Design median, start of the top module:
module median
#(
    parameter MEM_DATA_WIDTH = 32,
    parameter LUT_ADDR_WIDTH = 10,  
    parameter MEM_ADDR_WIDTH = 10,  
    parameter PIXEL_DATA_WIDTH = 8,
    parameter IMG_WIDTH  = 320,
    parameter IMG_HEIGHT = 320
)(
    input clk,  
    input rst_n,  
    input [31:0] word0,
    input [31:0] word1,
    input [31:0] word2,
    output [PIXEL_DATA_WIDTH-1:0] pixel1,
    output [PIXEL_DATA_WIDTH-1:0] pixel2,
    output [PIXEL_DATA_WIDTH-1:0] pixel3,
    output [PIXEL_DATA_WIDTH-1:0] pixel4,
    output [LUT_ADDR_WIDTH-1:0] raddr_a,
    output [LUT_ADDR_WIDTH-1:0] raddr_b,
    output [LUT_ADDR_WIDTH-1:0] raddr_c,
    output [MEM_ADDR_WIDTH-1:0] waddr
);
make LEC_CHECK=0 ABC_AREA=1 CAP_MARGIN=20 CORE_MARGIN=2 CORE_UTILIZATION=70 CTS_CLUSTER_DIAMETER=221 CTS_CLUSTER_SIZE=37 HOLD_SLACK_MARGIN=0.3 SETUP_SLACK_MARGIN=-0.58 SLEW_MARGIN=20 finish   # period 16.9 ns
run.sh (not shown) runs the stock make flow with config.mk's settings and CLKGATE_MAP_FILE=.
The first run aborted during global routing (5_1_grt) (GRT-0232).
==> next run, changes <==
ABC_AREA = unset   (was 1)
CORE_UTILIZATION = 40   (was 70)
CTS_CLUSTER_DIAMETER = unset   (was 221)
CTS_CLUSTER_SIZE = unset   (was 37)
HOLD_SLACK_MARGIN = unset   (was 0.3)
SETUP_SLACK_MARGIN = unset   (was -0.58)
clock period = 29.3 ns   (was 16.9 ns; I/O delays follow)
=> The new run produced a clean layout. Die area rises by 81%. Area after synthesis rises by about 5%. Synthesized cell count falls by about 13%.
==> next run, changes <==
CORE_UTILIZATION = 58   (was 40)
clock period = 16.2 ns   (was 29.3 ns; I/O delays follow)
What happened: This time the run stopped in global routing (5_1_grt) (GRT-0116); synthesized cell count is unchanged; die area decreases by 31%; area after synthesis does not change.
==> next run, changes <==
CORE_UTILIZATION = 39   (was 58)
CTS_CLUSTER_DIAMETER = 184   (was unset)
CTS_CLUSTER_SIZE = 100   (was unset)
clock period = 30.0 ns   (was 16.2 ns; I/O delays follow)
What happened: This time the run finished with timing, DRC and antenna clean; area after synthesis does not change; synthesized cell count is unchanged; die size came out higher by 48%.
==> next run, changes <==
ABC_AREA = 1   (was unset)
CAP_MARGIN = 35   (was 20)
CELL_PAD_IN_SITES_DETAIL_PLACEMENT = 2   (was unset)
CORE_UTILIZATION = 40   (was 39)
CTS_CLUSTER_DIAMETER = 44   (was 184)
CTS_CLUSTER_SIZE = unset   (was 100)
GPL_ROUTABILITY_DRIVEN = 0   (was unset)
HOLD_SLACK_MARGIN = 0.23   (was unset)
SETUP_SLACK_MARGIN = 5.0   (was unset)
TNS_END_PERCENT = 80   (was unset)
Effect: The new run died in clock tree synthesis (4_1_cts). Synthesized area shrinks by 4.5%. Synthesized cell count goes up by 15%. Die area goes down by 6.8%.
==> next run, changes <==
CAP_MARGIN = 20   (was 35)
CELL_PAD_IN_SITES_DETAIL_PLACEMENT = unset   (was 2)
CORE_UTILIZATION = 41   (was 40)
CTS_CLUSTER_DIAMETER = 251   (was 44)
CTS_CLUSTER_SIZE = 14   (was unset)
HOLD_SLACK_MARGIN = unset   (was 0.23)
PLACE_DENSITY_LB_ADDON = 0.1   (was unset)
SETUP_SLACK_MARGIN = -1.39   (was 5.0)
TNS_END_PERCENT = unset   (was 80)
Now the flow finished with timing, DRC and antenna clean.
Synthesized area does not change.
Synthesized cell count does not change.
Die size fell by 2.4%.


median again, from the RTL that the note above started with.
Settings: LEC_CHECK=0, ABC_AREA=1, CAP_MARGIN=20, CORE_MARGIN=2, CORE_UTILIZATION=69, CTS_CLUSTER_DIAMETER=347, CTS_CLUSTER_SIZE=95, PLACE_DENSITY=0.37, SETUP_SLACK_MARGIN=4.8, SLEW_MARGIN=20, TNS_END_PERCENT=10; clock period 16.3 ns.
The first run failed in global routing.
Edit:
--- a/flow/config.mk
+++ b/flow/config.mk
@@ -11,5 +11,3 @@
-export CORE_UTILIZATION = 69
-export CTS_CLUSTER_DIAMETER = 347
-export CTS_CLUSTER_SIZE = 95
-export PLACE_DENSITY = 0.37
-export SETUP_SLACK_MARGIN = 4.8
+export CORE_UTILIZATION = 72
+export CTS_CLUSTER_DIAMETER = 400
+export CTS_CLUSTER_SIZE = 93
@@ -17 +14,0 @@
-export TNS_END_PERCENT = 10
==> flow/constraint.sdc (replaced) <==
create_clock -name core_clock -period 12.4 [get_ports {clk}]
set_input_delay 2.4800 -clock core_clock [delete_from_list [all_inputs] [get_ports {clk}]]
set_output_delay 2.4800 -clock core_clock [all_outputs]
set_load 0.01 [all_outputs]
What happened: Now the flow ended with an error in detailed placement, error DPL-0038. Synthesized cell count is unchanged. Die size goes down by a few percent. Area after synthesis stays the same.
Edit:
--- a/flow/config.mk
+++ b/flow/config.mk
@@ -11,3 +11,2 @@
-export CORE_UTILIZATION = 72
-export CTS_CLUSTER_DIAMETER = 400
-export CTS_CLUSTER_SIZE = 93
+export CORE_UTILIZATION = 52
+export CTS_CLUSTER_SIZE = 95
==> flow/constraint.sdc (replaced) <==
create_clock -name core_clock -period 27.1 [get_ports {clk}]
set_input_delay 5.4200 -clock core_clock [delete_from_list [all_inputs] [get_ports {clk}]]
set_output_delay 5.4200 -clock core_clock [all_outputs]
set_load 0.01 [all_outputs]
With this change the flow completed with no timing, DRC or antenna violations.
Synthesized area does not change.
Synthesized cell count is unchanged.
Die size is higher by about 38%.
Edit:
--- a/flow/config.mk
+++ b/flow/config.mk
@@ -8 +7,0 @@
-export ABC_AREA = 1
@@ -11,2 +10,3 @@
-export CORE_UTILIZATION = 52
-export CTS_CLUSTER_SIZE = 95
+export CORE_UTILIZATION = 70
+export CTS_CLUSTER_DIAMETER = 209
+export CTS_CLUSTER_SIZE = 36
==> flow/constraint.sdc (replaced) <==
create_clock -name core_clock -period 28.1 [get_ports {clk}]
set_input_delay 5.6200 -clock core_clock [delete_from_list [all_inputs] [get_ports {clk}]]
set_output_delay 5.6200 -clock core_clock [all_outputs]
set_load 0.01 [all_outputs]
This time the run ran to the end with violations: setup timing; cell area grows by about 7%; flip-flop count stays the same; routed wire length rose by about 14%; synthesized cell count is lower by 13%; worst setup slack is worse by 1.7 ns; utilization grows by 22 points.
Edit:
--- a/flow/config.mk
+++ b/flow/config.mk
@@ -11,2 +11,3 @@
-export CTS_CLUSTER_DIAMETER = 209
-export CTS_CLUSTER_SIZE = 36
+export CTS_CLUSTER_DIAMETER = 219
+export CTS_CLUSTER_SIZE = 37
+export SETUP_SLACK_MARGIN = 4.42
==> flow/constraint.sdc (replaced) <==
create_clock -name core_clock -period 24.4 [get_ports {clk}]
set_input_delay 4.8800 -clock core_clock [delete_from_list [all_inputs] [get_ports {clk}]]
set_output_delay 4.8800 -clock core_clock [all_outputs]
set_load 0.01 [all_outputs]
Result: With this change the flow never finished: it broke off in global routing, error GRT-0116; area after synthesis does not change; synthesized cell count stays the same; die area stays the same.


median again, from the RTL that the note above started with.
==> flow/design.v (excerpt) <==
module median
#(
    parameter MEM_DATA_WIDTH = 32,
    parameter LUT_ADDR_WIDTH = 10,  
    parameter MEM_ADDR_WIDTH = 10,  
    parameter PIXEL_DATA_WIDTH = 8,
    parameter IMG_WIDTH  = 320,
    parameter IMG_HEIGHT = 320
)(
    input clk,  
    input rst_n,  
    input [31:0] word0,
    input [31:0] word1,
    input [31:0] word2,
    output [PIXEL_DATA_WIDTH-1:0] pixel1,
    output [PIXEL_DATA_WIDTH-1:0] pixel2,
    output [PIXEL_DATA_WIDTH-1:0] pixel3,
    output [PIXEL_DATA_WIDTH-1:0] pixel4,
    output [LUT_ADDR_WIDTH-1:0] raddr_a,
    output [LUT_ADDR_WIDTH-1:0] raddr_b,
    output [LUT_ADDR_WIDTH-1:0] raddr_c,
    output [MEM_ADDR_WIDTH-1:0] waddr
);
clock: 46.9 ns
lec_check: 0
abc_area: 1
cap_margin: 25
cell_pad_in_sites_global_placement: 3
core_aspect_ratio: 1.76
core_margin: 7
core_utilization: 20
cts_cluster_diameter: 89
cts_cluster_size: 34
gpl_routability_driven: 1
gpl_timing_driven: 0
max_routing_layer: met4
min_routing_layer: met2
place_density: 0.39
slew_margin: 15
Rerun with:
- ABC_AREA: 1 -> unset
- CAP_MARGIN: 25 -> 20
- CELL_PAD_IN_SITES_GLOBAL_PLACEMENT: 3 -> unset
- CORE_ASPECT_RATIO: 1.76 -> unset
- CORE_MARGIN: 7 -> 2
- CORE_UTILIZATION: 20 -> 41
- CTS_CLUSTER_DIAMETER: 89 -> unset
- CTS_CLUSTER_SIZE: 34 -> unset
- GPL_ROUTABILITY_DRIVEN: 1 -> unset
- GPL_TIMING_DRIVEN: 0 -> unset
- MAX_ROUTING_LAYER: met4 -> unset
- MIN_ROUTING_LAYER: met2 -> unset
- PLACE_DENSITY: 0.39 -> unset
- SLEW_MARGIN: 15 -> 20
- clock period: 46.9 -> 29.3 ns (I/O delays scaled with it)
What happened:
- die area decreases by 51%
- global-route usage shrinks by 3.0 points
- core utilization rose by 24 points
- clock-buffer cell count fell by 3
- routed wire length goes down by 31%
- area after synthesis came out higher by 4.8%
- final area came out higher by 1.2%
- critical path depth is higher by 9
Rerun with:
- CELL_PAD_IN_SITES_GLOBAL_PLACEMENT: unset -> 2
- CORE_UTILIZATION: 41 -> 69
- TNS_END_PERCENT: unset -> 70
- clock period: 29.3 -> 35.4 ns (I/O delays scaled with it)
Outcome: The changed run never finished: it broke off in global placement without I/O (3_1_place_gp_skip_io) with GPL-0301. Die area came out lower by 40%. Synthesized cell count is unchanged. Synthesized area is unchanged.
Rerun with:
- ABC_AREA: unset -> 1
- CELL_PAD_IN_SITES_GLOBAL_PLACEMENT: 2 -> unset
- CORE_UTILIZATION: 69 -> 72
- CTS_CLUSTER_DIAMETER: unset -> 66
- CTS_CLUSTER_SIZE: unset -> 10
- TNS_END_PERCENT: 70 -> unset
- clock period: 35.4 -> 12.4 ns (I/O delays scaled with it)
Outcome: The changed run failed in detailed placement (3_5_place_dp). Area after synthesis shrinks by a few percent. Synthesized cell count came out higher by about a fifth. Die size came out lower by a little under a tenth.
Rerun with:
- CORE_UTILIZATION: 72 -> 59
- CTS_CLUSTER_DIAMETER: 66 -> 347
- CTS_CLUSTER_SIZE: 10 -> 95
- clock period: 12.4 -> 16.3 ns (I/O delays scaled with it)
What happened: With this change the flow finished but failed the layout checks on setup timing. Die size is higher by about a fifth. Area after synthesis does not change. Synthesized cell count does not change.
Rerun with:
- ABC_AREA: 1 -> unset
- CORE_UTILIZATION: 59 -> 72
- CTS_CLUSTER_DIAMETER: 347 -> unset
- CTS_CLUSTER_SIZE: 95 -> unset
- PLACE_DENSITY: unset -> 0.66
- SETUP_SLACK_MARGIN: unset -> -1.43
- clock period: 16.3 -> 23.7 ns (I/O delays scaled with it)
After rerunning: This time the run completed, yet does not pass: capacitance limit, slew limit, setup timing; routed wire length goes up by 8.1%; worst hold slack improved by 7.5 ps; via count goes up by 1.1%; critical path depth goes up by 17; design area goes down by 7.2%; setup slack got worse by 190 ps; sequential share of layout area goes up by 0.80 points; non-clock buffer count goes down by 200; die size goes down by 14%; cell count goes down by 17%.


Starting RTL as in the previous note.
Settings: LEC_CHECK=0, CAP_MARGIN=5, CORE_MARGIN=2, CORE_UTILIZATION=68, CTS_CLUSTER_DIAMETER=48, CTS_CLUSTER_SIZE=40, SETUP_SLACK_MARGIN=-0.48, SLEW_MARGIN=20; clock period 15.1 ns.
The starting point failed in detailed placement (DPL-0033).
==> next run, changes <==
- CAP_MARGIN: 5 -> 20
- CORE_UTILIZATION: 68 -> 40
- CTS_CLUSTER_DIAMETER: 48 -> unset
- CTS_CLUSTER_SIZE: 40 -> unset
- SETUP_SLACK_MARGIN: -0.48 -> unset
- clock period: 15.1 -> 30.0 ns (I/O delays scaled with it)
Effect: Now the flow completed without violations. Die size increases by 68%. Synthesized cell count is unchanged. Synthesized area stays the same.
==> next run, changes <==
- ABC_AREA: unset -> 1
- CELL_PAD_IN_SITES_GLOBAL_PLACEMENT: unset -> 3
- CTS_CLUSTER_DIAMETER: unset -> 251
- CTS_CLUSTER_SIZE: unset -> 14
- GPL_ROUTABILITY_DRIVEN: unset -> 0
- PLACE_DENSITY_LB_ADDON: unset -> 0.1
- SETUP_SLACK_MARGIN: unset -> -1.39
Effect:
- Now the flow aborted during global placement without I/O
- die size drops by 4.5%
- synthesized cell count went up by 15%
- synthesized area is lower by 4.5%
==> next run, changes <==
- ABC_AREA: 1 -> unset
- CAP_MARGIN: 20 -> 35
- CELL_PAD_IN_SITES_GLOBAL_PLACEMENT: 3 -> unset
- CTS_CLUSTER_DIAMETER: 251 -> 44
- CTS_CLUSTER_SIZE: 14 -> unset
- GPL_ROUTABILITY_DRIVEN: 0 -> unset
- PLACE_DENSITY_LB_ADDON: 0.1 -> unset
- SETUP_SLACK_MARGIN: -1.39 -> 5.0
=>
- This time the run finished with timing, DRC and antenna clean
- die size goes up by 4.7%
- synthesized cell count shrinks by 13%
- area after synthesis rises by 4.8%
==> next run, changes <==
- ABC_AREA: unset -> 1
- CAP_MARGIN: 35 -> 20
- CORE_ASPECT_RATIO: unset -> 0.5
- CORE_UTILIZATION: 40 -> 22
- CTS_CLUSTER_DIAMETER: 44 -> 184
- CTS_CLUSTER_SIZE: unset -> 100
- SETUP_SLACK_MARGIN: 5.0 -> -0.85
- The changed run passed the timing, DRC and antenna checks
- design area came out lower by 10%
- clock skew came out higher by 0.0034 ns
- non-clock buffer count came out lower by 173
- worst hold slack improves by 0.0063 ns
- synthesized cell count came out higher by 15%


median again, from the RTL that the note above started with.
clock: 30.0 ns
lec_check: 0
abc_area: 1
cap_margin: 35
cell_pad_in_sites_detail_placement: 1
cell_pad_in_sites_global_placement: 3
core_aspect_ratio: 0.59
core_margin: 2
core_utilization: 40
cts_cluster_diameter: 274
gpl_routability_driven: 1
gpl_timing_driven: 0
hold_slack_margin: 0.23
setup_slack_margin: 5.0
slew_margin: 20
tns_end_percent: 80
The baseline never finished: it broke off in global placement on GPL-0301.
Edit:
CAP_MARGIN = 15   (was 35)
CELL_PAD_IN_SITES_GLOBAL_PLACEMENT = 1   (was 3)
CORE_ASPECT_RATIO = 0.58   (was 0.59)
CTS_CLUSTER_DIAMETER = 181   (was 274)
GPL_ROUTABILITY_DRIVEN = default   (was 1)
GPL_TIMING_DRIVEN = default   (was 0)
HOLD_SLACK_MARGIN = 0.09   (was 0.23)
MAX_ROUTING_LAYER = met4   (was default)
MIN_ROUTING_LAYER = met1   (was default)
TNS_END_PERCENT = default   (was 80)
With this change the flow produced a clean layout.
Synthesized cell count does not change.
Synthesized area does not change.
Die area barely changes.
Edit:
CAP_MARGIN = 20   (was 15)
CELL_PAD_IN_SITES_DETAIL_PLACEMENT = default   (was 1)
CELL_PAD_IN_SITES_GLOBAL_PLACEMENT = default   (was 1)
CORE_ASPECT_RATIO = 1.76   (was 0.58)
CORE_UTILIZATION = 46   (was 40)
CTS_CLUSTER_DIAMETER = 184   (was 181)
CTS_CLUSTER_SIZE = 100   (was default)
HOLD_SLACK_MARGIN = default   (was 0.09)
MAX_ROUTING_LAYER = default   (was met4)
MIN_ROUTING_LAYER = default   (was met1)
SETUP_SLACK_MARGIN = default   (was 5.0)
=> The changed run finished with timing, DRC and antenna clean; via count decreases by 5.9%; sequential share of layout area increases by 0.65 points; global-route usage hardly moves; final area decreases by 5.2%.
Edit:
CORE_UTILIZATION = 22   (was 46)
PLACE_DENSITY = 0.82   (was default)
SLEW_MARGIN = 0   (was 20)
Design area climbs by 3.2%.
Via count barely changes.
Routed wire length went down by about 6%.
Edit:
CORE_ASPECT_RATIO = 0.5   (was 1.76)
CORE_UTILIZATION = 69   (was 22)
PLACE_DENSITY = default   (was 0.82)
SETUP_SLACK_MARGIN = -1.42   (was default)
SLEW_MARGIN = 20   (was 0)
Result: Routed wire length came out lower by 11%. Non-clock buffer count rose by 6. Setup slack gets better by 0.15 ns. Flip-flop count stays the same.
